[flow/config.mk]
export PLATFORM = sky130hd
export DESIGN_NAME = PE
export DESIGN_NICKNAME = PE
export VERILOG_FILES = /design/flow/design.v
export SDC_FILE = /design/flow/constraint.sdc
export NUM_CORES = 4
export LEC_CHECK = 0
export ABC_AREA = 1
export CAP_MARGIN = 20
export CELL_PAD_IN_SITES_DETAIL_PLACEMENT = 1
export CELL_PAD_IN_SITES_GLOBAL_PLACEMENT = 3
export CORE_ASPECT_RATIO = 0.82
export CORE_MARGIN = 10
export CORE_UTILIZATION = 68
export CTS_CLUSTER_DIAMETER = 142
export CTS_CLUSTER_SIZE = 48
export HOLD_SLACK_MARGIN = 0.06
export MIN_ROUTING_LAYER = met2
export PLACE_DENSITY_LB_ADDON = 0.05
export SETUP_SLACK_MARGIN = 1.98
export SLEW_MARGIN = 15
export TNS_END_PERCENT = 55
[flow/design.v]
module mult32(input clk,
	      input rst,
	      input en,
	      input [31:0] a,
	      input [31:0] b,
	      output [31:0] z,
				output output_ready);
reg [49:0] temp_out ;
reg s_a, s_b, s_z;
reg [9:0] e_a, e_b, e_z;
reg [23:0] m_a, m_b, m_z;
reg guard, round, lonz;
reg [31:0] Z, temp2;
reg out_ready;
reg [31:0] z_q;
reg out_ready_q;
reg [5:0] diff2;
reg [15:0] val16;
reg [7:0] val8;
reg [3:0] val4;
always@(posedge clk)
begin
	if(rst == 1)
	begin
		Z = 32'd0;
		out_ready = 0;
	end
	else if(en == 0)
	begin
		out_ready = 0;
	end
	else if(en == 1)
	begin 
		s_a = a[31];
		s_b = b[31];
		e_a = a[30:23] - 127;
		e_b = b[30:23] - 127;
		m_a[22:0] = a[22:0];
		m_b[22:0] = b[22:0];
		m_a[23] = 1;
		m_b[23] = 1;
		if((e_a == 128 && m_a[22:0] != 0) || (e_b == 128 && m_b[22:0] != 0))
		begin
			Z[31] = 1;
			Z[30:23] = 8'hff;
			Z[22] = 1;
			Z[21:0] = 0;
			out_ready = 1;
		end
		else if(e_a == 128)
		begin
			if(($signed(e_b) == -127) && (m_b[22:0] == 0))
			begin
				Z[31] = 1;
				Z[30:23] = 8'hff;
				Z[22] = 1;
				Z[21:0] = 0;
				out_ready = 1;
			end
			else
			begin
				Z[31] = s_a ^ s_b;
				Z[30:23] = 8'hff;
				Z[22:0] = 0;
				out_ready = 1;
			end
		end
		else if(e_b == 128)
		begin
			if(($signed(e_a) == -127) && (m_a[22:0] == 0))
			begin
				Z[31] = 1;
				Z[30:23] = 8'hff;
				Z[22] = 1;
				Z[21:0] = 0;
				out_ready = 1;
			end
			else
			begin
				Z[31] = s_a ^ s_b;
				Z[30:23] = 8'hff;
				Z[22:0] = 0;
				out_ready = 1;
			end
		end
		else if($signed(e_a) == -127 && m_a[22:0] == 23'd0)  	
		begin	   
			Z[31] = s_a ^ s_b;
			Z[30:23] = 0;
			Z[22:0] = 0;
			out_ready = 1;
		end
		else if($signed(e_b) == -127 && m_b[22:0] == 23'd0)	
		begin	   
			Z[31] = s_a ^ s_b;
			Z[30:23] = 0;
			Z[22:0] = 0;
			out_ready = 1;
		end
		else
		begin
			s_z = s_a ^ s_b;
			e_z = e_a + e_b + 1;
			temp_out = m_a * m_b * 4;
			m_z = temp_out [49:26];
			guard = temp_out [25];
			round = temp_out [24];
			lonz = (temp_out[23:0] != 0);
			if(m_z[23] == 0)
			begin
				temp2 [23:0] = m_z[23:0];
				temp2 [31:24] = 0;
				if (temp2 == 0)
				begin 
					diff2 = 32;
				end
				else
				begin
    			diff2[5] = 1'b0;
  		  	diff2[4] = (temp2[31:16] == 16'b0);
    			val16 = diff2[4] ? temp2[15:0] : temp2[31:16];
    			diff2[3] = (val16[15:8] == 8'b0);
    			val8 = diff2[3] ? val16[7:0] : val16 [15:8];
    			diff2[2] = (val8[7:4] == 4'b0);
    			val4 = diff2[2] ? val8[3:0] : val8[7:4];
    			diff2[1] = (val4[3:2] == 2'b0);
    			diff2[0] = diff2[1] ? ~val4[1] : ~val4[3];
				end
				m_z = m_z << (diff2 - 8);
				e_z = e_z - (diff2 - 8);
			end
			if (guard && (round | lonz | m_z[0]))
			begin
				m_z = m_z + 1;
				if(m_z == 24'hffffff)
				begin
					e_z = e_z + 1;
				end
			end
			Z[22:0] = m_z [22:0];
			Z[31:23] = e_z [7:0] + 127;	
			Z[31] = s_z;
			if($signed(e_z) < -126)
			begin
				Z[31:0] = 0; 
			end
			if($signed(e_z) == -126 && m_z[23] == 0)
			begin
				Z[30:23] = 0;
			end	
			if($signed(e_z) > 127)
			begin
				Z[22:0] = 0;
				Z[30:23] = 8'hff;
				Z[31] = s_z;
			end
			out_ready = 1;		
		end
	end
	z_q <= Z;
	out_ready_q <= out_ready;
end
assign z = z_q;
assign output_ready = out_ready_q;
endmodule	
module adder32(input clk,
						 input rst,
						 input en,
						 input [31:0] a,
						 input [31:0] b,
						 output [31:0] z,
						 output output_ready);
reg s_a, s_b, s_z;
reg [9:0] e_a, e_b, e_z, e_min, diff;
reg [26:0] m_a, m_b;
reg [23:0] m_z;
reg [27:0] temp;
reg guard, round, lonz;
reg [31:0] Z, temp2;
reg out_ready;
reg [31:0] z_q;
reg out_ready_q;
reg [5:0] diff2;
reg [15:0] val16;
reg [7:0] val8;
reg [3:0] val4;
always@(posedge clk)
begin		
	if(rst == 1)
	begin
		diff = 0;
		diff2 = 0;
		Z = 32'd0;
		out_ready = 0;
		temp = 0;
	end
	else if (en == 0)
	begin
		out_ready = 0;
	end
	else if (en == 1)
	begin
		s_a = a[31];
		s_b = b[31];
		e_a = a[30:23] - 127;
		e_b = b[30:23] - 127;
		m_a[26] = 1;
		m_b[26] = 1;
		m_a [25:3]= a[22:0];
		m_b [25:3]= b[22:0];
		m_a [2:0] = 3'd0;
		m_b [2:0] = 3'd0;
		if((e_a == 128 && m_a[25:0] != 0) || (e_b == 128 && m_b[25:0] != 0))
		begin
			Z[31] = 1;
			Z[30:23] = 8'hff;
			Z[22] = 1;
			Z[21:0] = 0;
			out_ready = 1;
		end
		else if(e_a == 128)
		begin
			Z[31] = s_a;
			Z[30:23] = 8'hff;
			Z[22:0] = 0;
			out_ready = 1;
		end
		else if(e_b == 128)
		begin
			Z[31] = s_b;
			Z[30:23] = 8'hff;
			Z[22:0] = 0;
			out_ready = 1;
		end
		else if(($signed(e_a) == -127 && m_a[25:0] == 0) && ($signed(e_b) == -127 && m_b[25:0] == 0))
		begin	   
			Z[31] = s_a & s_b;
			Z[30:23] = 0;
			Z[22:0] = 0;
			out_ready = 1;
		end
		else if($signed(e_a) == -127 && m_a[25:0] == 0) 	
		begin	   
			Z[31] = s_b;
			Z[30:23] = e_b[7:0] + 127;
			Z[22:0] = m_b[25:3];
			out_ready = 1;
		end
		else if($signed(e_b) == -127 && m_b[25:0] == 0)  	
		begin	   
			Z[31] = s_a;
			Z[30:23] = e_a[7:0] + 127;
			Z[22:0] = m_a[25:3];
			out_ready = 1;
		end
		else if(($signed(e_a) == $signed(e_b)) && (m_a == m_b) && (s_a != s_b))			
		begin
			Z[31] = 0;
			Z[30:23] = 0;
			Z[22:0] = 0;
			out_ready = 1;
		end
		else
		begin
			if($signed(e_a) > $signed(e_b))
			begin
				diff = e_a - e_b;
				e_b = e_b + diff;
				m_b = m_b >> diff;
				m_b[0] = m_b[0] | m_b[1];
			end
			else if ($signed(e_a) < $signed(e_b))
			begin
				diff = e_b - e_a;
				e_a = e_a + diff;
				m_a = m_a >> diff;
				m_a[0] = m_a[0] | m_a[1];
			end
			e_z = e_a;
			if(s_a == s_b)
			begin
				temp = m_a + m_b;
				s_z = s_a;
			end
			else
			begin
				if(m_a >= m_b)
				begin
					temp = m_a - m_b;
					s_z = s_a;
				end
				else
				begin
					temp = m_b - m_a;
					s_z = s_b;
				end
			end
			if(temp[27] == 1)
			begin
				m_z = temp[27:4];
				e_z = e_z + 1;
				guard = temp[3];
				round = temp[2];
				lonz = temp[1] | temp[0];
			end
			else
			begin
				m_z = temp[26:3];
				guard = temp[2];
				round = temp[1];
				lonz = temp[0];
				m_z[0] = guard;
			end
			if(m_z [23] == 0)
			begin
				temp2 [23:0] = m_z;
				temp2 [31:24] = 0;
				if (temp2 == 0)
				begin 
					diff2 = 32;
				end
				else
				begin
    			diff2[5] = 1'b0;
  		  	diff2[4] = (temp2[31:16] == 16'b0);
    			val16 = diff2[4] ? temp2[15:0] : temp2[31:16];
    			diff2[3] = (val16[15:8] == 8'b0);
    			val8 = diff2[3] ? val16[7:0] : val16 [15:8];
    			diff2[2] = (val8[7:4] == 4'b0);
    			val4 = diff2[2] ? val8[3:0] : val8[7:4];
    			diff2[1] = (val4[3:2] == 2'b0);
    			diff2[0] = diff2[1] ? ~val4[1] : ~val4[3];
				end
				m_z = m_z << (diff2 - 8);
				e_z = e_z - (diff2 - 8);
			end
			if(guard && (round | lonz | m_z[0]))
			begin
				m_z = m_z + 1;
				if(m_z == 24'hffffff)
				begin
					e_z = e_z + 1;
				end
			end
			Z[22:0] = m_z [22:0];
			Z[30:23] = e_z[7:0] + 127;	
			Z[31] = s_z;
			if($signed(e_z) < -126)
			begin
				Z[31:0] = 0; 
			end
			if($signed(e_z) == -127 && m_z[23] == 0)
				Z[30:23] = 0;
			if ($signed(e_z) == -127 && m_z[23:0] == 24'h0)
			          Z[31] = 0;  
			if($signed(e_z) > 127)
			begin
				Z[22:0] = 0;
				Z[30:23] = 8'hff;
				Z[31] = s_z;
			end
			out_ready = 1;	
		end
	end
	z_q <= Z;
	out_ready_q <= out_ready;
end
assign z = z_q;
assign output_ready = out_ready_q;
endmodule
module PE (input [31:0] x, input [31:0] w, input [31:0] acc, output reg [31:0] res, input clk, output reg [31:0] wout);
  reg [31:0] S1;
  wire [31:0] addout,multout;
  always @(posedge clk) begin
    res <= addout;
    wout <= w;
  end
mult32 m1(.clk(clk),.en(1'b1),.rst(1'b0),.a(x),.b(w),.z(multout),.output_ready());
adder32 a1(.clk(clk),.en(1'b1),.rst(1'b0),.a(multout),.b(acc),.z(addout),.output_ready());
endmodule
[flow/run.sh]
#!/bin/bash
# the make line also repeats each setting of config.mk as NAME=value (left out here)
make -C /OpenROAD-flow-scripts/flow DESIGN_CONFIG=/design/flow/config.mk WORK_HOME=/design/flow/orfs CLKGATE_MAP_FILE= finish
[flow/constraint.sdc]
create_clock -name core_clock -period 19.9 [get_ports {clk}]
set_input_delay 3.9800 -clock core_clock [delete_from_list [all_inputs] [get_ports {clk}]]
set_output_delay 3.9800 -clock core_clock [all_outputs]
set_load 0.01 [all_outputs]
==> run notes, run 1 <==
run metrics: status=did not finish, Stopped at=global placement without I/O (3_1_place_gp_skip_io), Err=[ERROR FLW-0024] Place density exceeds 1.0 (current PLACE_DENSITY_LB_ADDON =  0.05). Please check if the value of  PLACE_DENSITY_LB_ADDON is between 0 and 0.99., Simple Share, Synth=33.7%, Yosys reg bits=128, yosys stat chip area=41,800 um2, Mapped Cells=6,637, yosys aoi share=9.55%, library cells used by synthesis=71, chip area=71,800 um2, top-count cell post-synth=nand2_1, Primary FF master, synth=dfxtp_1, Async SR Flop Fraction=0%, mux share=0.0479%, yosys xor share=2.94%, sequential element share of the synthesized area=6.13%, Synth top cells by count=1,855 x nand2_1, 1,299 x inv_1, 640 x nand3_1, 489 x fa_1, 455 x nor2_1, YS warnings=3, CORE AREA=60,900 um2, Adder Share, Synth=33.0%, die height=244 um, Top cells by area=fa_1 23%, nand2_1 17%, inv_1 12%, ha_1 9.5%, nand3_1 7.7%, Starting Density=68.5%, Synth Cell Area=41,800 um2, synthesized area per cell=6.29 um2, Synth logic family=simple AND/OR/NAND/NOR gates, Yosys top cell by area=fa_1, FP Rows=82, Max-area cell share=23.4%, flip-flops with a built-in enable=0, cell count listed in synth_stat.txt=6,637, chip width=294 um
==> run 2, diff against run 1 <==
- ABC_AREA: 1 -> default
- CELL_PAD_IN_SITES_DETAIL_PLACEMENT: 1 -> default
- CELL_PAD_IN_SITES_GLOBAL_PLACEMENT: 3 -> default
- CORE_ASPECT_RATIO: 0.82 -> 1.23
- CORE_MARGIN: 10 -> 2
- CORE_UTILIZATION: 68 -> 58
- CTS_CLUSTER_DIAMETER: 142 -> 372
- CTS_CLUSTER_SIZE: 48 -> 42
- HOLD_SLACK_MARGIN: 0.06 -> default
- MIN_ROUTING_LAYER: met2 -> default
- PLACE_DENSITY_LB_ADDON: 0.05 -> default
- SETUP_SLACK_MARGIN: 1.98 -> 2.24
- SLEW_MARGIN: 15 -> 20
- TNS_END_PERCENT: 55 -> default
- clock period: 19.9 -> 12.1 ns (I/O delays scaled with it)
==> run 2 against run 1 <==
The run fails in global routing (5_1_grt). Synthesized cell count down 13%. Die size rose by 7.7%. Synthesized area rose by 4.3%.
==> run notes, run 2 <==
run metrics: yosys xor share=4.97% (+2.0 points), Starting Density=58.5% (-10 points), GR Util All Layers=91.5%, sequential element share of the synthesized area=5.88% (-0.25 points), H-tree Lvls=4, yosys aoi share=21.6% (+12 points), CTS max path bufs=2, Synth logic family=adder cells, status=did not finish, DPL Wire Length=170,000 um, Yosys reg bits=128 (unchanged), Placer Congestion=1.20, Clock Sinks=128, Primary FF master, synth=dfxtp_1, mux share=3.40% (+3.3 points), Hold-fix buffers, CTS=0, Stopped at=global routing (5_1_grt), yosys stat chip area=43,600 um2 (+4.3%), FP Rows=111 (+35%), total CTS buffers=17, Synth top cells by count=717 x nand2_1, 649 x inv_1, 489 x fa_1, 425 x nor2_1, 317 x ha_1, I/O Buffers=160, chip area=77,300 um2 (+7.7%), synthesized area per cell=7.53 um2 (+20%), chip width=251 um (-15%), Setup WS pre-CTS=-3.98 ns, Yosys top cell by area=fa_1, die height=308 um (+26%), Top cells by area=fa_1 22%, ha_1 9.1%, nand2_1 6.2%, dfxtp_1 5.9%, inv_1 5.6%, Err=[ERROR GRT-0116] Global routing finished with congestion. Check the congestion regions in the DRC Viewer., Root Buffer=clkbuf_16, Async SR Flop Fraction=0% (unchanged), flip-flops with a built-in enable=0 (unchanged), Max-area cell share=22.5% (-0.96 points), Adder Share, Synth=31.7% (-1.2 points), Synth Cell Area=43,600 um2 (+4.3%), top-count cell post-synth=nand2_1, library cells used by synthesis=130 (+83%), cell count listed in synth_stat.txt=5,783 (-13%), YS warnings=3 (unchanged), Mapped Cells=5,783 (-13%), CORE AREA=74,400 um2 (+22%), Simple Share, Synth=23.6% (-10 points), gr ovfl total=2,356, boundary pin count=161
run 2: stage by stage:
step | instance area [um2] | utilization (%) | cells | setup TNS, ns
floorplan | 44700 | - | 5789 | -104.78
global placement | 59000 | 79.3 | 8268 | -196.92
detailed placement | 59000 | 79.3 | 8268 | -216.90
CTS | 64400 | 86.4 | 8544 | -113.24
run 2: repair_timing:
action	CTS
cloned	25
pin swaps	259
endpoints found under the setup margin	64
hold endpoints to repair	0
buffers inserted	220
gates resized	669
run 2: routing by layer:
layer / GRT usage [%] / overflow
met5: 62.4 / 27
met1: 87.3 / 172
met4: 97.7 / 650
met2: 105 / 1344
met3: 80.2 / 163
==> run 3, diff against run 2 <==
- CELL_PAD_IN_SITES_GLOBAL_PLACEMENT: default -> 3
- CORE_ASPECT_RATIO: 1.23 -> 0.59
- CORE_UTILIZATION: 58 -> 17
- CTS_CLUSTER_DIAMETER: 372 -> default
- CTS_CLUSTER_SIZE: 42 -> default
- GPL_ROUTABILITY_DRIVEN: default -> 0
- MAX_ROUTING_LAYER: default -> met5
- SETUP_SLACK_MARGIN: 2.24 -> default
- SLEW_MARGIN: 20 -> 35
- clock period: 12.1 -> 15.5 ns (I/O delays scaled with it)
==> run 3 against run 2 <==
The layout now fails its checks (negative setup slack). Synthesized area unchanged. Die size rose to 3.4 times the previous value. Synthesized cell count unchanged.
==> run notes, run 3 <==
yosys + openroad results -> Reg clk slew, reported paths=0.12 ns, number of global-route vias before repair=50.6k, Synth logic family=adder cells, tool warnings=94, boundary pin count=161 (unchanged), critical path depth=68, reg2reg start=m1.z_q[23], DRT Wirelength=254,000 um, mux share=3.40% (unchanged), via count=51.3k, largest net degree at the start of global routing=59, H-tree Lvls=4 (unchanged), Hold WS=0.288 ns, yosys aoi share=21.6% (unchanged), WHS Path Cells=0, Async SR Flop Fraction=0% (unchanged), Clock Skews=0.0373 ns, Late-Pin Clk Latency=0.60 ns, Yosys top cell by area=fa_1, Most common cell on crit path=buf_4, worst path bufs/invs=21, Critical Path Fanout Max=9, unrepaired setup endpoints after global routing=yes, RR Endpoint=a1.z_q[28], Yosys reg bits=128 (unchanged), sequential element share of the synthesized area=5.88% (unchanged), fmax=62.5 MHz, CP Capture Type=flop, Starting Density=17.1% (-41 points), max-cap violations=0, worst slew pin tran=0.909 ns, R2R depth=65, CTS tree=done, library cells used by synthesis=130 (unchanged), FF/Latch Area=2560 um2, top-count cell post-synth=nand2_1, Max-area cell share=22.5% (unchanged), die height=393 um (+28%), fin crit period=16.01 ns, Top delay family on crit path=AND-OR/OR-AND gates, Iter 0 DRT Violations=5,384, endpoints failing hold=0, yosys stat chip area=43,600 um2 (unchanged), Non-Filler Instances=11.0k, Placed Area=62,300 um2 (+5.6%), I/O Buffers=160 (unchanged), Synth Cell Area=43,600 um2 (unchanged), placed insts=10.8k (+30%), fin. max-slew vios=0, Root Buffer=clkbuf_16, hold_sp=a1.z_q[14], Primary FF master, synth=dfxtp_1, Worst setup SP type=input pin, Fill cells=27.8k, yosys xor share=4.97% (unchanged), Max stage delay on crit path=0.64 ns, Adder Share, Synth=31.7% (unchanged), end of the critical path=a1.z_q[28], Clock Sinks=128 (unchanged), Worst EP required=15.96 ns, status=failed layout checks, SO Viols=negative setup slack, Initial DRT Pass Iterations=6, post-route cell area=67,200 um2, synthesized area per cell=7.53 um2 (unchanged), post-route ant nets=0, FP Rows=142 (+28%), Mapped Cells=5,783 (unchanged), total CTS buffers=25 (+8), vias per inst=4.67, Tcrit/Tclk final=103%, Data arrival, critical path=16.47 ns, crit path kind=in -> reg, Hold-fix buffers, CTS=0 (unchanged), Simple Share, Synth=23.6% (unchanged), Endpoint, Worst Hold=res[14], Top cells by area=fa_1 22%, ha_1 9.1%, nand2_1 6.2%, dfxtp_1 5.9%, inv_1 5.6%, CTS max path bufs=3 (+1), logic area=39,800 um2, critical path's slowest cell=o31ai_2, crit path launch=acc[23], DPL Wire Length=218,000 um (+28%), Slew headroom=38.8%, gr ovfl total=0, worst hold-check path type=reg -> reg, global-route wire length before repair=365,000 um, flip-flops with a built-in enable=0 (unchanged), chip area=260,000 um2 (+240%), Area Overhead vs Synth=54.2%, drt wl/cell=23.2 um, cell count listed in synth_stat.txt=5,783 (unchanged), FF-to-FF setup slack=0.70 ns, chip width=663 um (+160%), YS warnings=3 (unchanged), CORE AREA=254,000 um2 (+240%), initial antenna violation count=10, DRC viols=0, setup ws final=-0.512 ns, GR Util All Layers=19.1%, Synth top cells by count=717 x nand2_1, 649 x inv_1, 489 x fa_1, 425 x nor2_1, 317 x ha_1, setup violators final=32, NumNets Final=8,489
-- run 3: metal layers --
metal	track usage (%)	up-vias	part of all wire, %
met4	1.91	2	0.86
met2	23.1	1922	34
met3	5.48	124	10
met5	0	-	0.0051
met1	31.9	25729	55
li1	-	23498	-
-- run 3: layout make-up --
cell class	instances	share of cell area, %
Multi-Input combinational cell	4673	59.3
Timing Repair inverter	1	0.00745
Timing Repair Buffer	2099	25.8
Tap cell	3384	6.30
Clock inverter	5	0.0782
Inverter	658	3.70
Sequential cell	128	3.81
Clock buffer	28	0.993
Antenna cell	3	0.0112
-- run 3: per-stage QoR --
stage | util [%] | setup WS (ns) | TNS, ns
6_report | 26.4 | -0.512 | -8.99
4_1_cts | 25.6 | -0.139 | -1.83
3_3_place_gp | 24.5 | -2.61 | -104.61
3_5_place_dp | 24.5 | -2.43 | -102.61
2_1_floorplan | - | 0.00450 | 0
5_1_grt | 26.4 | -0.674 | -15.17
-- run 3: timing repair --
action,4_1_cts,5_1_grt
pin swaps,142,189
gates cloned,3,5
buffers inserted,94,70
gates resized,335,339
setup endpoints to repair,64,64
==> run 4, diff against run 3 <==
- CORE_ASPECT_RATIO: 0.59 -> 1.02
- CORE_UTILIZATION: 17 -> 61
- PLACE_DENSITY: default -> 0.64
- SETUP_SLACK_MARGIN: default -> 4.47
==> run 4 against run 3 <==
The run now fails in global placement without I/O (3_1_place_gp_skip_io). Synthesized area did not move. Die size shrank 72%. Synthesized cell count did not move.
==> run notes, run 4 <==
run metrics: yosys xor share=4.97% (unchanged), chip area=73,600 um2 (-72%), flip-flops with a built-in enable=0 (unchanged), Starting Density=61.9% (+45 points), Async SR Flop Fraction=0% (unchanged), CORE AREA=70,400 um2 (-72%), top-count cell post-synth=nand2_1, Adder Share, Synth=31.7% (unchanged), Stopped at=global placement without I/O (3_1_place_gp_skip_io), Yosys reg bits=128 (unchanged), Yosys top cell by area=fa_1, Max-area cell share=22.5% (unchanged), FP Rows=98 (-31%), Err=[ERROR GPL-0301] Utilization 137.845 % exceeds 100%., yosys stat chip area=43,600 um2 (unchanged), yosys aoi share=21.6% (unchanged), YS warnings=3 (unchanged), status=did not finish, synthesized area per cell=7.53 um2 (unchanged), Primary FF master, synth=dfxtp_1, chip width=269 um (-59%), cell count listed in synth_stat.txt=5,783 (unchanged), Mapped Cells=5,783 (unchanged), Top cells by area=fa_1 22%, ha_1 9.1%, nand2_1 6.2%, dfxtp_1 5.9%, inv_1 5.6%, Synth top cells by count=717 x nand2_1, 649 x inv_1, 489 x fa_1, 425 x nor2_1, 317 x ha_1, library cells used by synthesis=130 (unchanged), Simple Share, Synth=23.6% (unchanged), Synth logic family=adder cells, sequential element share of the synthesized area=5.88% (unchanged), mux share=3.40% (unchanged), Synth Cell Area=43,600 um2 (unchanged), die height=274 um (-30%)
==> run 5, diff against run 4 <==
- CELL_PAD_IN_SITES_DETAIL_PLACEMENT: default -> 2
- CORE_ASPECT_RATIO: 1.02 -> 0.59
- CORE_UTILIZATION: 61 -> 17
- MAX_ROUTING_LAYER: met5 -> met4
- PLACE_DENSITY: 0.64 -> default
- SETUP_SLACK_MARGIN: 4.47 -> default
- clock period: 15.5 -> 29.2 ns (I/O delays scaled with it)
==> run 5 against run 4 <==
Now clean on timing, DRC and antenna. Die size rose to 3.5 times the previous value. Synthesized cell count did not move. Synthesized area did not move.
==> run notes, run 5 <==
yosys + openroad results -> library cells used by synthesis=130 (unchanged), endpoints failing hold=0, Yosys top cell by area=fa_1, FF-to-FF setup slack=9.14 ns, Starting Density=17.1% (-45 points), Critical Path Fanout Max=34, # Post-CTS Setup Buffers=0, fin crit period=25.06 ns, CP Capture Type=flop, flip-flops with a built-in enable=0 (unchanged), cell count listed in synth_stat.txt=5,783 (unchanged), Late-Pin Clk Latency=0.58 ns, GR Util All Layers=19.5%, drt wl/cell=27.4 um, Endpoint, Worst Hold=res[21], DRC viols=0, Mapped Cells=5,783 (unchanged), CTS max path bufs=3, Top delay family on crit path=AND-OR/OR-AND gates, synthesized area per cell=7.53 um2 (unchanged), Synth Cell Area=43,600 um2 (unchanged), Non-Filler Instances=9,204, crit path kind=in -> reg, global-route wire length before repair=363,000 um, worst hold-check path type=reg -> reg, FP Rows=142 (+45%), fin. max-slew vios=0, setup TNS=0 ns, Yosys reg bits=128 (unchanged), total CTS buffers=25, DPL Wire Length=203,000 um, sequential element share of the synthesized area=5.88% (unchanged), NumNets Final=6,707, Worst setup SP type=input pin, mux share=3.40% (unchanged), Primary FF master, synth=dfxtp_1, max-cap violations=0, met2 wire length=90,900 um, vias per inst=5.01, wl on met1=137,000 um, setup violators final=0, end of the critical path=a1.z_q[9], placed insts=9,160, Iter 0 DRT Violations=4,300, Simple Share, Synth=23.6% (unchanged), hold_sp=a1.z_q[21], boundary pin count=161, worst path bufs/invs=10, status=complete, no violations, Slew headroom=25.2%, yosys xor share=4.97% (unchanged), largest net degree at the start of global routing=67, crit path launch=acc[23], YS warnings=3 (unchanged), H-tree Lvls=4, tool warnings=92, yosys aoi share=21.6% (unchanged), reg2reg start=m1.z_q[23], die height=393 um (+43%), R2R depth=52, fmax=39.9 MHz, Root Buffer=clkbuf_16, Async SR Flop Fraction=0% (unchanged), Clock Sinks=128, chip width=663 um (+150%), I/O Buffers=160, Max-area cell share=22.5% (unchanged), post-route ant nets=0, DRT Wirelength=252,000 um, Fill cells=29.8k, Max stage delay on crit path=0.81 ns, Hold-fix buffers, CTS=0, unrepaired setup endpoints after global routing=no, CORE AREA=254,000 um2 (+260%), via count=46.1k, metal3 WL=22,000 um, Max Used Layer=met4, Synth logic family=adder cells, initial antenna violation count=23, worst slew pin tran=1.11 ns, number of global-route vias before repair=47.9k, gr ovfl total=0, Reg clk slew, reported paths=0.07 ns, critical path depth=54, Top cells by area=fa_1 22%, ha_1 9.1%, nand2_1 6.2%, dfxtp_1 5.9%, inv_1 5.6%, Tcrit/Tclk final=85.8%, Worst EP required=29.67 ns, Clock Skews=0.0316 ns, top-count cell post-synth=nand2_1, Data arrival, critical path=25.53 ns, Most common cell on crit path=a21oi_1, Adder Share, Synth=31.7% (unchanged), CTS tree=done, WHS Path Cells=0, chip area=260,000 um2 (+250%), Area Overhead vs Synth=15.1%, cts repair resizes=0, yosys stat chip area=43,600 um2 (unchanged), critical path's slowest cell=o21ai_0, RR Endpoint=a1.z_q[9], Synth top cells by count=717 x nand2_1, 649 x inv_1, 489 x fa_1, 425 x nor2_1, 317 x ha_1, Initial DRT Pass Iterations=5
[run 5: metrics by stage]
step / util [%] / worst slack (ns) / cell area [um2] / hold WS [ns]
global route: 19.7 / 3.44 / 50100 / 0.334
finish: 19.7 / 4.14 / 50100 / 0.326
detailed placement: 19.4 / 4.28 / 49300 / 0.314
floorplan: - / 10.17 / 43600 / 0.310
CTS: 19.7 / 4.85 / 50000 / 0.320
global placement: 19.4 / 4.69 / 49300 / 0.313
[run 5: cell type report]
type / count / area, um2 / area share, %
clock inverter: 6 / 37.5 / 0.0749
inverter: 658 / 2470 / 4.93
clock buffer: 27 / 653 / 1.30
antenna: 10 / 25.0 / 0.0499
multi-input combinational: 4671 / 37400 / 74.6
sequential: 128 / 2560 / 5.11
timing repair buffer: 320 / 2750 / 5.49
tap: 3384 / 4230 / 8.45
[run 5: routing by layer]
layer / vias up / track usage [%]
li1: 19893 / -
met1: 24439 / 31.4
met2: 1651 / 24.3
met3: 128 / 4.25
met4: 0 / 1.96
met5: - / -
==> run 6, diff against run 5 <==
- ABC_AREA: default -> 1
- CELL_PAD_IN_SITES_DETAIL_PLACEMENT: 2 -> default
- CELL_PAD_IN_SITES_GLOBAL_PLACEMENT: 3 -> default
- CORE_ASPECT_RATIO: 0.59 -> default
- CORE_UTILIZATION: 17 -> 69
- CTS_CLUSTER_SIZE: default -> 100
- GPL_ROUTABILITY_DRIVEN: 0 -> default
- MAX_ROUTING_LAYER: met4 -> default
- SLEW_MARGIN: 35 -> 20
- TNS_END_PERCENT: default -> 10
- clock period: 29.2 -> 13.1 ns (I/O delays scaled with it)
==> run 6 against run 5 <==
Die size decreased by 76%. Synthesized area decreased by 4.1%. The flow now stops in global routing (5_1_grt). Synthesized cell count rose by 15%.
==> run notes, run 6 <==
run metrics: status=did not finish, Stopped at=global routing (5_1_grt), Err=[ERROR GRT-0116] Global routing finished with congestion. Check the congestion regions in the DRC Viewer., I/O Buffers=160 (unchanged), Starting Density=69.5% (+52 points), die height=250 um (-36%), Synth top cells by count=1,855 x nand2_1, 1,299 x inv_1, 640 x nand3_1, 489 x fa_1, 455 x nor2_1, sequential element share of the synthesized area=6.13% (+0.25 points), Max-area cell share=23.4% (+0.96 points), Mapped Cells=6,637 (+15%), Primary FF master, synth=dfxtp_1, boundary pin count=161 (unchanged), FP Rows=90 (-37%), total CTS buffers=17 (-32%), Top cells by area=fa_1 23%, nand2_1 17%, inv_1 12%, ha_1 9.5%, nand3_1 7.7%, Synth logic family=simple AND/OR/NAND/NOR gates, cell count listed in synth_stat.txt=6,637 (+15%), CORE AREA=60,100 um2 (-76%), Simple Share, Synth=33.7% (+10 points), Yosys top cell by area=fa_1, flip-flops with a built-in enable=0 (unchanged), yosys aoi share=9.55% (-12 points), Adder Share, Synth=33.0% (+1.2 points), Synth Cell Area=41,800 um2 (-4.1%), Async SR Flop Fraction=0% (unchanged), Root Buffer=clkbuf_16, yosys stat chip area=41,800 um2 (-4.1%), Yosys reg bits=128 (unchanged), chip area=62,500 um2 (-76%), CTS max path bufs=2 (-1), yosys xor share=2.94% (-2.0 points), synthesized area per cell=6.29 um2 (-16%), gr ovfl total=1,283, library cells used by synthesis=71 (-45%), mux share=0.0479% (-3.3 points), top-count cell post-synth=nand2_1, chip width=250 um (-62%), GR Util All Layers=86.0%, YS warnings=3 (unchanged), DPL Wire Length=137,000 um (-32%), Placer Congestion=1.15, H-tree Lvls=4 (unchanged), Clock Sinks=128 (unchanged)
## run 6: routing by layer
layer / GRT overflow / track usage, %
met3: 26 / 70.0
met1: 30 / 81.7
met2: 797 / 103
met5: 4 / 47.4
met4: 426 / 95.9
## run 6: what timing repair did
| item | 4_1_cts |
|---|---|
| endpoints found under the setup margin | 64 |
| buffers inserted | 118 |
| cloned | 7 |
| gates resized | 387 |
| pin swaps | 171 |
| hold buffers | 0 |
## run 6: through the flow
stage	cell area, um2	instances	hold slack [ns]	worst slack (ns)
after CTS	55800	8730	0.318	-0.615
after floorplan	42200	6643	0.310	0.0105
after global placement	53200	8574	0.311	-1.27
after detailed placement	53200	8574	0.313	-1.82
==> run 7, diff against run 6 <==
- ABC_AREA: 1 -> default
- CORE_UTILIZATION: 69 -> 65
- CTS_CLUSTER_DIAMETER: default -> 353
- CTS_CLUSTER_SIZE: 100 -> 62
- SETUP_SLACK_MARGIN: default -> -1.19
- TNS_END_PERCENT: 10 -> default
- clock period: 13.1 -> 15.7 ns (I/O delays scaled with it)
==> run 7 against run 6 <==
The layout now fails its checks (negative setup slack). Die size is 11% higher. Synthesized area is 4.3% higher. Synthesized cell count is 13% lower.
==> run notes, run 7 <==
yosys + openroad results -> library cells used by synthesis=130 (+83%), critical path depth=68, setup ws final=-0.684 ns, Max stage delay on crit path=0.58 ns, Critical Path Fanout Max=6, flip-flops with a built-in enable=0 (unchanged), Starting Density=65.9% (-3.6 points), WHS Path Cells=0, Worst setup SP type=input pin, sequential element share of the synthesized area=5.88% (-0.25 points), Fill cells=4,544, Slew headroom=29.2%, NumNets Final=7,611, worst slew pin tran=1.06 ns, FF/Latch Area=2560 um2, Initial DRT Pass Iterations=22, setup violators final=63, reg2reg start=m1.z_q[23], Worst EP required=16.12 ns, Yosys reg bits=128 (unchanged), fin crit period=16.38 ns, Synth logic family=adder cells, worst hold-check path type=reg -> reg, synthesized area per cell=7.53 um2 (+20%), die height=263 um (+5.1%), chip area=69,100 um2 (+11%), Iter 0 DRT Violations=8,243, Tcrit/Tclk final=104%, FP Rows=94 (+4.4%), SO Viols=negative setup slack, CP Capture Type=flop, fmax=61.0 MHz, H-tree Lvls=4 (unchanged), Reg clk slew, reported paths=0.07 ns, Data arrival, critical path=16.81 ns, placed insts=7,547 (-12%), GR Util All Layers=49.7%, top-count cell post-synth=nand2_1, CORE AREA=66,100 um2 (+9.9%), Synth Cell Area=43,600 um2 (+4.3%), R2R depth=68, crit path kind=in -> reg, Yosys top cell by area=fa_1, DRC viols=0, Async SR Flop Fraction=0% (unchanged), initial antenna violation count=6, boundary pin count=161 (unchanged), Clock Skews=0.0337 ns, endpoints failing hold=0, Area Overhead vs Synth=24.3%, yosys xor share=4.97% (+2.0 points), end of the critical path=a1.z_q[28], CTS tree=done, max-cap violations=0, largest net degree at the start of global routing=61, Placer Congestion=1.31 (+14%), DPL Wire Length=137,000 um (-0.51%), Hold-fix buffers, CTS=0 (unchanged), Max-area cell share=22.5% (-0.96 points), Root Buffer=clkbuf_16, cell count listed in synth_stat.txt=5,783 (-13%), chip width=263 um (+5.1%), I/O Buffers=160 (unchanged), Mapped Cells=5,783 (-13%), post-route ant nets=0, yosys aoi share=21.6% (+12 points), fin. max-slew vios=0, Late-Pin Clk Latency=0.50 ns, Adder Share, Synth=31.7% (-1.2 points), Simple Share, Synth=23.6% (-10 points), via count=50.5k, Clock Sinks=128 (unchanged), Synth top cells by count=717 x nand2_1, 649 x inv_1, 489 x fa_1, 425 x nor2_1, 317 x ha_1, number of global-route vias before repair=50.7k, Top delay family on crit path=AND-OR/OR-AND gates, status=failed layout checks, Primary FF master, synth=dfxtp_1, Top cells by area=fa_1 22%, ha_1 9.1%, nand2_1 6.2%, dfxtp_1 5.9%, inv_1 5.6%, Endpoint, Worst Hold=res[29], RR Endpoint=a1.z_q[28], DRT Wirelength=174,000 um, Non-Filler Instances=7,589, worst path bufs/invs=12, yosys stat chip area=43,600 um2 (+4.3%), critical path's slowest cell=or4_1, logic area=37,400 um2, vias per inst=6.66, drt wl/cell=22.9 um, setup TNS=-20.61 ns, crit path launch=acc[23], global-route wire length before repair=273,000 um, YS warnings=3 (unchanged), FF-to-FF setup slack=1.33 ns, CTS max path bufs=2 (unchanged), total CTS buffers=17 (unchanged), gr ovfl total=0, hold_sp=a1.z_q[29], mux share=3.40% (+3.3 points), tool warnings=94
==> run 7: per-layer routing <==
layer	track usage [%]	up-vias	part of all wire, %
met3	18.2	1354	14
met1	58.5	23362	35
li1	-	21773	-
met2	75.6	4014	42
met5	0	-	0.014
met4	34.5	4	9.1
==> run 7: timing repair <==
| action | in CTS | in global routing |
|---|---|---|
| setup buffers | 0 | 7 |
| resized | 0 | 47 |
| endpoints found under the setup margin | 0 | 32 |
==> run 7: final cells by class <==
type | instances | area share [%]
inverters | 658 | 4.56
repair buffers | 1232 | 18.5
clock inverters | 14 | 0.310
flip-flops and latches | 128 | 4.73
diodes | 4 | 0.0185
well taps | 864 | 2.00
clock buffers | 18 | 0.811
multi-input cells | 4671 | 69.1
==> run 7: per-stage QoR <==
stage / area (um2) / util (%) / hold slack [ns] / worst slack (ns)
finish: 54200 / 81.9 / 0.323 / -0.684
floorplan: 43600 / - / 0.310 / -0.633
detailed placement: 53300 / 80.6 / 0.314 / -0.969
global placement: 53300 / 80.6 / 0.311 / -0.480
CTS: 53900 / 81.6 / 0.328 / -0.548
global route: 54200 / 81.9 / 0.326 / -1.32
==> run 8, diff against run 7 <==
- CORE_ASPECT_RATIO: default -> 0.5
- CORE_UTILIZATION: 65 -> 46
- CTS_CLUSTER_DIAMETER: 353 -> 82
- CTS_CLUSTER_SIZE: 62 -> 98
- HOLD_SLACK_MARGIN: default -> -0.08
- PLACE_DENSITY_LB_ADDON: default -> 0.02
- SETUP_SLACK_MARGIN: -1.19 -> -0.29
- TNS_END_PERCENT: default -> 5
- clock period: 15.7 -> 18.0 ns (I/O delays scaled with it)
==> run 8 against run 7 <==
Now clean on timing, DRC and antenna. Utilization fell by 28 points. First-iteration DRC count fell by 42%. Cell count fell by 1.9%. Non-clock buffer count fell by 532. Setup slack improved by 1.1 ns. Global-route usage fell by 12 points. Die size rose by 41%. Clock skew fell by 0.0084 ns.
==> run notes, run 8 <==
yosys + openroad results -> endpoints failing hold=0 (unchanged), critical path's slowest cell=clkdlybuf4s50_1, reg2reg start=m1.z_q[23], fmax=56.8 MHz, Clock Sinks=128 (unchanged), Synth logic family=adder cells, number of global-route vias before repair=46.0k (-9.2%), H-tree Lvls=4 (unchanged), worst hold-check path type=reg -> reg, Yosys top cell by area=fa_1, yosys xor share=4.97% (unchanged), boundary pin count=161 (unchanged), WHS Path Cells=0 (unchanged), DRT Wirelength=186,000 um (+7.1%), CP Capture Type=flop, met1 GRT Util=51.0% (-7.5 points), fin crit period=17.59 ns, unrepaired setup endpoints after global routing=yes, worst slew pin tran=1.28 ns (+0.221 ns), library cells used by synthesis=130 (unchanged), GR Util All Layers=37.7% (-12 points), YS warnings=3 (unchanged), Primary FF master, synth=dfxtp_1, Setup WS pre-CTS=-0.416 ns (+0.553 ns), Slew headroom=13.9% (-15 points), Hold WS=0.335 ns (+0.0119 ns), busiest grt layer=met2, Synth top cells by count=717 x nand2_1, 649 x inv_1, 489 x fa_1, 425 x nor2_1, 317 x ha_1, chip area=97,300 um2 (+41%), DPL Wire Length=153,000 um (+12%), vias per inst=6.22 (-6.6%), fin. max-slew vios=0 (unchanged), Data arrival, critical path=18.06 ns (+1.25 ns), Initial DRT Pass Iterations=6 (-73%), flip-flops with a built-in enable=0 (unchanged), crit path launch=acc[23], Max stage delay on crit path=0.57 ns (about the same), R2R depth=63 (-7.4%), CORE AREA=93,400 um2 (+41%), status=complete, no violations, Critical Path Fanout Max=11 (+5), Top delay family on crit path=AND-OR/OR-AND gates, Tcrit/Tclk final=97.7% (-6.6 points), Yosys reg bits=128 (unchanged), CTS tree=done, Late-Pin Clk Latency=0.52 ns (+0.02 ns), Hold-fix buffers, CTS=0 (unchanged), synthesized area per cell=7.53 um2 (unchanged), Top cells by area=fa_1 22%, ha_1 9.1%, nand2_1 6.2%, dfxtp_1 5.9%, inv_1 5.6%, max-cap violations=0 (unchanged), Reg clk slew, reported paths=0.09 ns (+0.02 ns), Most common cell on crit path=buf_4, CTS max path bufs=2 (unchanged), Clock Skews=0.0252 ns (-0.00842 ns), critical path depth=64 (-5.9%), Simple Share, Synth=23.6% (unchanged), Mapped Cells=5,783 (unchanged), I/O Buffers=160 (unchanged), met3 Usage GRT=7.01% (-11 points), setup ws final=0.407 ns (+1.09 ns), largest net degree at the start of global routing=61 (unchanged), FF-to-FF setup slack=3.08 ns (+1.75 ns), Iter 0 DRT Violations=4,790 (-42%), worst path bufs/invs=16 (+4), met2 Usage GRT=58.9% (-17 points), drt wl/cell=25.0 um (+9.1%), NumNets Final=7,079 (-7.0%), Max-area cell share=22.5% (unchanged), yosys stat chip area=43,600 um2 (unchanged), top-count cell post-synth=nand2_1, Root Buffer=clkbuf_16, total CTS buffers=17 (unchanged), post-route ant nets=0 (unchanged), chip width=439 um (+67%), gr ovfl total=0 (unchanged), Area Overhead vs Synth=15.7%, crit path kind=in -> reg, die height=222 um (-16%), via count=46.3k (-8.4%), setup violators final=0 (-100%), cell count listed in synth_stat.txt=5,783 (unchanged), Placer Congestion=1.03 (-21%), DRC viols=0 (unchanged), Adder Share, Synth=31.7% (unchanged), Starting Density=46.6% (-19 points), end of the critical path=a1.z_q[28], Worst setup SP type=input pin, Endpoint, Worst Hold=res[10], tool warnings=93 (-1.1%), sequential element share of the synthesized area=5.88% (unchanged), Worst EP required=18.47 ns (+2.35 ns), initial antenna violation count=6 (unchanged), FP Rows=79 (-16%), mux share=3.40% (unchanged), Synth Cell Area=43,600 um2 (unchanged), Async SR Flop Fraction=0% (unchanged), hold_sp=a1.z_q[10], global-route wire length before repair=284,000 um (+4.0%), yosys aoi share=21.6% (unchanged), RR Endpoint=a1.z_q[28]
[run 8: metal layers]
metal / wire length [um] / up-vias
met5: 0 / -
met2: 82100 / 2382
met3: 16300 / 477
met4: 8550 / 0
met1: 78900 / 22757
li1: - / 20664
[run 8: area by class of cell]
type                    count  area (um2)
flip-flops and latches    128        2560
fillers                  8942       43000
well taps                1255        1570
multi-input cells        4671       37400
clock inverters            15         165
diodes                      2        5.00
clock buffers              17         425
inverters                 658        2470
repair buffers            700        5830
[run 8: repair_timing]
item / CTS / global route
setup buffers: 0 / 1
gates resized: 0 / 48
endpoints found under the setup margin: 0 / 64
[run 8: stage by stage]
step | instances | TNS [ns] | util (%) | instance area [um2]
final | 7446 | 0 | 54.0 | 50400
after global routing | 7446 | -8.53 | 54.0 | 50400
after CTS | 7443 | 0 | 53.7 | 50200
after detailed placement | 7411 | -16.53 | 53.1 | 49600
after global placement | 7411 | -12.29 | 53.1 | 49600
after floorplan | 5789 | 0 | - | 43600
==> run 9, diff against run 8 <==
- CELL_PAD_IN_SITES_GLOBAL_PLACEMENT: default -> 0
- CORE_ASPECT_RATIO: 0.5 -> 1.35
- CORE_UTILIZATION: 46 -> 58
- CTS_CLUSTER_DIAMETER: 82 -> 364
- CTS_CLUSTER_SIZE: 98 -> default
- GPL_ROUTABILITY_DRIVEN: default -> 1
- HOLD_SLACK_MARGIN: -0.08 -> -0.07
- MAX_ROUTING_LAYER: default -> met5
- PLACE_DENSITY_LB_ADDON: 0.02 -> default
- SETUP_SLACK_MARGIN: -0.29 -> -0.76
- SLEW_MARGIN: 20 -> 35
- clock period: 18.0 -> 9.79 ns (I/O delays scaled with it)
==> run 9 against run 8 <==
The flow now stops in global routing (5_1_grt). Die size down 21%. Synthesized area is the same. Synthesized cell count unchanged.
==> run notes, run 9 <==
run metrics: Stopped at=global routing (5_1_grt), library cells used by synthesis=130 (unchanged), DPL Wire Length=166,000 um (+8.4%), FP Rows=116 (+47%), YS warnings=3 (unchanged), Setup WS pre-CTS=-6.43 ns (-6.02 ns), Max-area cell share=22.5% (unchanged), top-count cell post-synth=nand2_1, chip width=240 um (-45%), H-tree Lvls=4 (unchanged), placed insts=8,391 (+13%), CTS max path bufs=2 (unchanged), Synth Cell Area=43,600 um2 (unchanged), Adder Share, Synth=31.7% (unchanged), yosys stat chip area=43,600 um2 (unchanged), I/O Buffers=160 (unchanged), Simple Share, Synth=23.6% (unchanged), gr ovfl total=9, GR Util All Layers=57.5%, chip area=77,300 um2 (-21%), cell count listed in synth_stat.txt=5,783 (unchanged), boundary pin count=161 (unchanged), Err=[ERROR GRT-0116] Global routing finished with congestion. Check the congestion regions in the DRC Viewer., mux share=3.40% (unchanged), Root Buffer=clkbuf_16, Synth top cells by count=717 x nand2_1, 649 x inv_1, 489 x fa_1, 425 x nor2_1, 317 x ha_1, sequential element share of the synthesized area=5.88% (unchanged), Yosys reg bits=128 (unchanged), Top cells by area=fa_1 22%, ha_1 9.1%, nand2_1 6.2%, dfxtp_1 5.9%, inv_1 5.6%, Mapped Cells=5,783 (unchanged), Yosys top cell by area=fa_1, Clock Sinks=128 (unchanged), total CTS buffers=17 (unchanged), Placer Congestion=1.16 (+12%), Async SR Flop Fraction=0% (unchanged), status=did not finish, yosys aoi share=21.6% (unchanged), CORE AREA=74,300 um2 (-20%), Synth logic family=adder cells, yosys xor share=4.97% (unchanged), Starting Density=58.6% (+12 points), synthesized area per cell=7.53 um2 (unchanged), flip-flops with a built-in enable=0 (unchanged), Hold-fix buffers, CTS=0 (unchanged), Primary FF master, synth=dfxtp_1, die height=322 um (+45%)
==> run 9: timing repair <==
item                                    4_1_cts
resized                                     276
buffers inserted                             92
endpoints found under the setup margin       64
pin swaps                                   136
gates cloned                                  3
==> run 9: per-stage QoR <==
step | util (%) | instance area [um2]
3_3_place_gp | 79.7 | 59200
2_1_floorplan | - | 44100
3_5_place_dp | 79.7 | 59200
4_1_cts | 83.0 | 61700
==> run 9: per-layer routing <==
metal | global-route usage, % | overflow
met1 | 55.6 | 1
met2 | 86.9 | 3
met3 | 26.9 | 0
met4 | 60.9 | 5
met5 | 2.08 | 0
==> run 10, diff against run 9 <==
- CELL_PAD_IN_SITES_GLOBAL_PLACEMENT: 0 -> default
- CORE_ASPECT_RATIO: 1.35 -> default
- CTS_CLUSTER_DIAMETER: 364 -> default
- GPL_ROUTABILITY_DRIVEN: 1 -> default
- HOLD_SLACK_MARGIN: -0.07 -> default
- MAX_ROUTING_LAYER: met5 -> default
- SETUP_SLACK_MARGIN: -0.76 -> default
- SLEW_MARGIN: 35 -> 20
- TNS_END_PERCENT: 5 -> default
- clock period: 9.79 -> 9.8 ns (I/O delays scaled with it)
==> run 10 against run 9 <==
The run again fails in global routing (5_1_grt). Synthesized cell count is the same. Synthesized area is the same. Die size is essentially flat.
==> run notes, run 10 <==
run metrics: Setup WS pre-CTS=-5.90 ns (+0.535 ns), boundary pin count=161 (unchanged), Max-area cell share=22.5% (unchanged), Synth top cells by count=717 x nand2_1, 649 x inv_1, 489 x fa_1, 425 x nor2_1, 317 x ha_1, yosys xor share=4.97% (unchanged), Top cells by area=fa_1 22%, ha_1 9.1%, nand2_1 6.2%, dfxtp_1 5.9%, inv_1 5.6%, yosys aoi share=21.6% (unchanged), I/O Buffers=160 (unchanged), Synth Cell Area=43,600 um2 (unchanged), die height=278 um (-14%), H-tree Lvls=4 (unchanged), Simple Share, Synth=23.6% (unchanged), total CTS buffers=17 (unchanged), chip area=77,300 um2 (about the same), Stopped at=global routing (5_1_grt), Root Buffer=clkbuf_16, status=did not finish, top-count cell post-synth=nand2_1, Async SR Flop Fraction=0% (unchanged), Starting Density=58.5% (-0.11 points), FP Rows=100 (-14%), CORE AREA=74,400 um2 (+0.18%), gr ovfl total=2,036, YS warnings=3 (unchanged), DPL Wire Length=164,000 um (-0.85%), Mapped Cells=5,783 (unchanged), Clock Sinks=128 (unchanged), Placer Congestion=1.14 (-1.0%), sequential element share of the synthesized area=5.88% (unchanged), Err=[ERROR GRT-0232] Routing congestion too high. Check the congestion heatmap in the GUI., synthesized area per cell=7.53 um2 (unchanged), Synth logic family=adder cells, cell count listed in synth_stat.txt=5,783 (unchanged), flip-flops with a built-in enable=0 (unchanged), Primary FF master, synth=dfxtp_1, placed insts=8,367 (-0.29%), chip width=278 um (+16%), Yosys reg bits=128 (unchanged), yosys stat chip area=43,600 um2 (unchanged), CTS max path bufs=2 (unchanged), mux share=3.40% (unchanged), Yosys top cell by area=fa_1, GR Util All Layers=90.5%, Adder Share, Synth=31.7% (unchanged), library cells used by synthesis=130 (unchanged)
-- run 10: routing by layer --
metal	GRT overflow	track usage, %
met5	11	67.1
met4	592	93.7
met3	158	80.5
met2	1131	103
met1	144	86.8
-- run 10: timing repair --
item / in CTS
gates resized: 389
setup endpoints to repair: 64
cloned: 5
hold buffers: 0
buffers inserted: 145
pin swaps: 172
-- run 10: per-stage QoR --
stage | TNS [ns] | area [um2]
4_1_cts | -241.84 | 63200
3_5_place_dp | -335.28 | 59800
3_3_place_gp | -314.83 | 59800
2_1_floorplan | -222.54 | 44700
==> run 11, diff against run 10 <==
- CORE_UTILIZATION: 58 -> 40
- SETUP_SLACK_MARGIN: default -> 1.4
- clock period: 9.8 -> 17.6 ns (I/O delays scaled with it)
==> run 11 against run 10 <==
Synthesized area is the same. Die size grew 44%. Synthesized cell count is the same. Now clean on timing, DRC and antenna.
==> run notes, run 11 <==
yosys + openroad results -> vias per inst=6.00, R2R depth=62, synthesized area per cell=7.53 um2 (unchanged), yosys xor share=4.97% (unchanged), via count=46.9k, chip width=334 um (+20%), Most common cell on crit path=buf_4, initial antenna violation count=6, diode count=0, max-cap violations=0, DRT Wirelength=183,000 um, sequential element share of the synthesized area=5.88% (unchanged), Mapped Cells=5,783 (unchanged), worst slew pin tran=0.971 ns, Synth Cell Area=43,600 um2 (unchanged), Max stage delay on crit path=0.56 ns, YS warnings=3 (unchanged), Placed Area=50,300 um2 (-16%), DPL Wire Length=145,000 um (-12%), setup TNS=0 ns, RR Endpoint=a1.z_q[28], chip area=112,000 um2 (+44%), die height=334 um (+20%), GR Util All Layers=32.1%, Top cells by area=fa_1 22%, ha_1 9.1%, nand2_1 6.2%, dfxtp_1 5.9%, inv_1 5.6%, fin. max-slew vios=0, Adder Share, Synth=31.7% (unchanged), logic area=39,400 um2, Yosys reg bits=128 (unchanged), unrepaired setup endpoints after global routing=yes, flip-flops with a built-in enable=0 (unchanged), Worst EP required=18.03 ns, CTS tree=done, largest net degree at the start of global routing=62, end of the critical path=a1.z_q[28], CP Capture Type=flop, Primary FF master, synth=dfxtp_1, Worst setup SP type=input pin, Clock Sinks=128 (unchanged), Starting Density=40.2% (-18 points), Tcrit/Tclk final=92.0%, setup violators final=0, worst hold-check path type=reg -> reg, Simple Share, Synth=23.6% (unchanged), Clock Skews=0.0451 ns, gr ovfl total=0, post-route cell area=54,500 um2, FP Rows=121 (+21%), Initial DRT Pass Iterations=8, Fill cells=10.7k, post-route ant nets=0, global-route wire length before repair=279,000 um, FF/Latch Area=2560 um2, Yosys top cell by area=fa_1, Top delay family on crit path=simple AND/OR/NAND/NOR gates, yosys aoi share=21.6% (unchanged), crit path kind=in -> reg, fin crit period=16.19 ns, CORE AREA=108,000 um2 (+46%), WHS Path Cells=0, mux share=3.40% (unchanged), status=complete, no violations, Area Overhead vs Synth=25.0%, Async SR Flop Fraction=0% (unchanged), boundary pin count=161 (unchanged), CTS max path bufs=2 (unchanged), placed insts=7,636 (-8.7%), yosys stat chip area=43,600 um2 (unchanged), number of global-route vias before repair=46.4k, NumNets Final=7,289, H-tree Lvls=4 (unchanged), endpoints failing hold=0, Iter 0 DRT Violations=4,677, hold_sp=a1.z_q[13], tool warnings=94, Synth top cells by count=717 x nand2_1, 649 x inv_1, 489 x fa_1, 425 x nor2_1, 317 x ha_1, Data arrival, critical path=16.62 ns, total CTS buffers=17 (unchanged), Late-Pin Clk Latency=0.51 ns, Endpoint, Worst Hold=res[13], Non-Filler Instances=7,813, Slew headroom=34.6%, worst path bufs/invs=18, library cells used by synthesis=130 (unchanged), I/O Buffers=160 (unchanged), critical path's slowest cell=or4_1, Synth logic family=adder cells, Root Buffer=clkbuf_16, Hold-fix buffers, CTS=0 (unchanged), Placer Congestion=1.05 (-7.8%), Max-area cell share=22.5% (unchanged), FF-to-FF setup slack=3.41 ns, critical path depth=65, cell count listed in synth_stat.txt=5,783 (unchanged), top-count cell post-synth=nand2_1, post-layout util=50.2%, DRC viols=0, reg2reg start=m1.z_q[23], drt wl/cell=23.5 um, crit path launch=acc[23], fmax=61.8 MHz, Critical Path Fanout Max=7, Reg clk slew, reported paths=0.08 ns
==> run 11: area by class of cell <==
class                   count  share of cell area, %
clock inverters            15                  0.322
flip-flops and latches    128                   4.71
inverters                 658                   4.57
multi-input cells        4673                   72.4
repair buffers            908                   14.0
clock buffers              17                  0.781
well taps                1414                   3.25
==> run 11: through the flow <==
| stage | hold slack (ns) | setup WS (ns) |
|---|---|---|
| floorplan | 0.310 | 1.42 |
| global placement | 0.310 | -0.397 |
| detailed placement | 0.314 | -0.341 |
| CTS | 0.323 | 1.32 |
| global route | 0.323 | 1.13 |
| finish | 0.322 | 1.41 |
==> run 11: repair_timing <==
item,4_1_cts,5_1_grt
gates cloned,3,5
setup endpoints to repair,64,64
setup buffers,44,93
pin swaps,48,155
resized,176,450
==> run 11: per-layer routing <==
layer	up-vias	routed length (um)	GRT usage (%)
met3	535	14500	4.89
met1	22949	73900	41.1
met2	2272	85100	53.5
li1	21127	-	-
met5	-	49	0
met4	8	9630	14.3
==> run 12, diff against run 11 <==
- CELL_PAD_IN_SITES_GLOBAL_PLACEMENT: default -> 0
- CORE_ASPECT_RATIO: default -> 0.73
- CORE_MARGIN: 2 -> 7
- CORE_UTILIZATION: 40 -> 51
- CTS_CLUSTER_DIAMETER: default -> 246
- CTS_CLUSTER_SIZE: default -> 57
- GPL_ROUTABILITY_DRIVEN: default -> 0
- MAX_ROUTING_LAYER: default -> met5
- SETUP_SLACK_MARGIN: 1.4 -> -0.72
- SLEW_MARGIN: 20 -> 35
- TNS_END_PERCENT: default -> 40
- clock period: 17.6 -> 15.5 ns (I/O delays scaled with it)
==> run 12 against run 11 <==
The layout now fails its checks (negative setup slack). Global-route usage is 4.2 points higher. Clock skew decreased by 0.021 ns. Clock-buffer cell count did not move. Synthesized cell count is the same. Utilization is 17 points higher. Worst hold slack better by 0.0033 ns. Register-to-register slack worse by 2.0 ns. Synthesized area unchanged. Highest routed layer unchanged.
==> run notes, run 12 <==
yosys + openroad results -> drt wl/cell=21.7 um (-7.3%), library cells used by synthesis=130 (unchanged), crit path kind=in -> reg, Clock Skews=0.0237 ns (-0.0213 ns), yosys xor share=4.97% (unchanged), post-layout util=67.6% (+17 points), Synth top cells by count=717 x nand2_1, 649 x inv_1, 489 x fa_1, 425 x nor2_1, 317 x ha_1, via count=49.7k (+6.1%), Data arrival, critical path=16.56 ns (-0.06 ns), CTS tree=done, gr ovfl total=0 (unchanged), yosys aoi share=21.6% (unchanged), max-cap violations=0 (unchanged), Clock Sinks=128 (unchanged), Worst EP required=15.88 ns (-2.15 ns), boundary pin count=161 (unchanged), Adder Share, Synth=31.7% (unchanged), number of global-route vias before repair=48.4k (+4.4%), Area Overhead vs Synth=31.0%, R2R depth=60 (-3.2%), initial antenna violation count=6 (unchanged), Mapped Cells=5,783 (unchanged), top-count cell post-synth=nand2_1, end of the critical path=a1.z_q[28], critical path's slowest cell=or4_4, Top delay family on crit path=AND-OR/OR-AND gates, reg2reg start=m1.z_q[23], Worst setup SP type=input pin, CTS max path bufs=2 (unchanged), global-route wire length before repair=273,000 um (-1.9%), Simple Share, Synth=23.6% (unchanged), setup ws final=-0.681 ns (-2.09 ns), setup violators final=48 (+48), status=failed layout checks, cell count listed in synth_stat.txt=5,783 (unchanged), WHS Path Cells=0 (unchanged), NumNets Final=7,863 (+7.9%), Primary FF master, synth=dfxtp_1, Max stage delay on crit path=0.55 ns (about the same), largest net degree at the start of global routing=62 (unchanged), FP Rows=91 (-25%), Synth logic family=adder cells, Iter 0 DRT Violations=6,671 (+43%), fmax=61.8 MHz, CP Capture Type=flop, Hold-fix buffers, CTS=0 (unchanged), CORE AREA=84,500 um2 (-22%), Endpoint, Worst Hold=res[1], sequential element share of the synthesized area=5.88% (unchanged), worst slew pin tran=0.937 ns (-0.0335 ns), Tcrit/Tclk final=104% (+12 points), SO Viols=negative setup slack, RR Endpoint=a1.z_q[28], fin. max-slew vios=0 (unchanged), fin crit period=16.18 ns, Late-Pin Clk Latency=0.51 ns (about the same), post-route ant nets=0 (unchanged), Top cells by area=fa_1 22%, ha_1 9.1%, nand2_1 6.2%, dfxtp_1 5.9%, inv_1 5.6%, mux share=3.40% (unchanged), vias per inst=6.15 (+2.4%), hold_sp=a1.z_q[1], H-tree Lvls=4 (unchanged), YS warnings=3 (unchanged), yosys stat chip area=43,600 um2 (unchanged), tool warnings=93 (-1.1%), FF-to-FF setup slack=1.42 ns (-1.99 ns), I/O Buffers=160 (unchanged), Critical Path Fanout Max=7 (unchanged), die height=264 um (-21%), crit path launch=acc[24], critical path depth=63 (-3.1%), chip width=356 um (+6.6%), Synth Cell Area=43,600 um2 (unchanged), Yosys top cell by area=fa_1, flip-flops with a built-in enable=0 (unchanged), Root Buffer=clkbuf_16, DRT Wirelength=176,000 um (-4.0%), GR Util All Layers=36.3% (+4.2 points), Yosys reg bits=128 (unchanged), DRC viols=0 (unchanged), synthesized area per cell=7.53 um2 (unchanged), Initial DRT Pass Iterations=11 (+3), chip area=93,900 um2 (-16%), Starting Density=51.6% (+11 points), Most common cell on crit path=buf_4, unrepaired setup endpoints after global routing=yes, endpoints failing hold=0 (unchanged), worst path bufs/invs=12 (-6), Reg clk slew, reported paths=0.07 ns (about the same), Max-area cell share=22.5% (unchanged), worst hold-check path type=reg -> reg, total CTS buffers=17 (unchanged), Slew headroom=37.3% (+2.7 points), DPL Wire Length=145,000 um (-0.25%), Async SR Flop Fraction=0% (unchanged)
## run 12: what timing repair did
action                                  in CTS  in global routing
resized                                     14                140
endpoints found under the setup margin      32                 61
pin swaps                                    1                 29
buffers inserted                             0                 21
## run 12: stage by stage
| step | cells | cell area, um2 | TNS, ns | hold slack, ns | setup slack (ns) |
|---|---|---|---|---|---|
| 3_5_place_dp | 8045 | 55700 | -54.57 | 0.312 | -1.59 |
| 5_1_grt | 8092 | 57100 | -52.61 | 0.333 | -1.14 |
| 6_report | 8093 | 57100 | -19.59 | 0.326 | -0.681 |
| 4_1_cts | 8076 | 56400 | -19.45 | 0.328 | -0.720 |
| 2_1_floorplan | 5789 | 43600 | -10.93 | 0.310 | -0.624 |
| 3_3_place_gp | 8045 | 55700 | -39.35 | 0.313 | -1.21 |
## run 12: final cells by class
cell class                      instances  area [um2]
Tap cell                             1116        1400
Clock inverter                         15         169
Fill cell                            7389       27400
Sequential cell                       128        2560
Multi-Input combinational cell       4671       37900
Clock buffer                           17         425
Timing Repair Buffer                 1484       12200
Inverter                              658        2470
Antenna cell                            4        10.0
## run 12: metal layers
metal  global-route usage, %  routed length, um  share of wire (%)  vias to the layer above
li1                        -                  -                  -                    22262
met1                    51.6              73800                 42                    23760
met2                    51.2              69900                 40                     3084
met3                    12.8              24800                 14                      621
met4                    11.5               7180                4.1                        8
met5                   0.736                303               0.17                        -
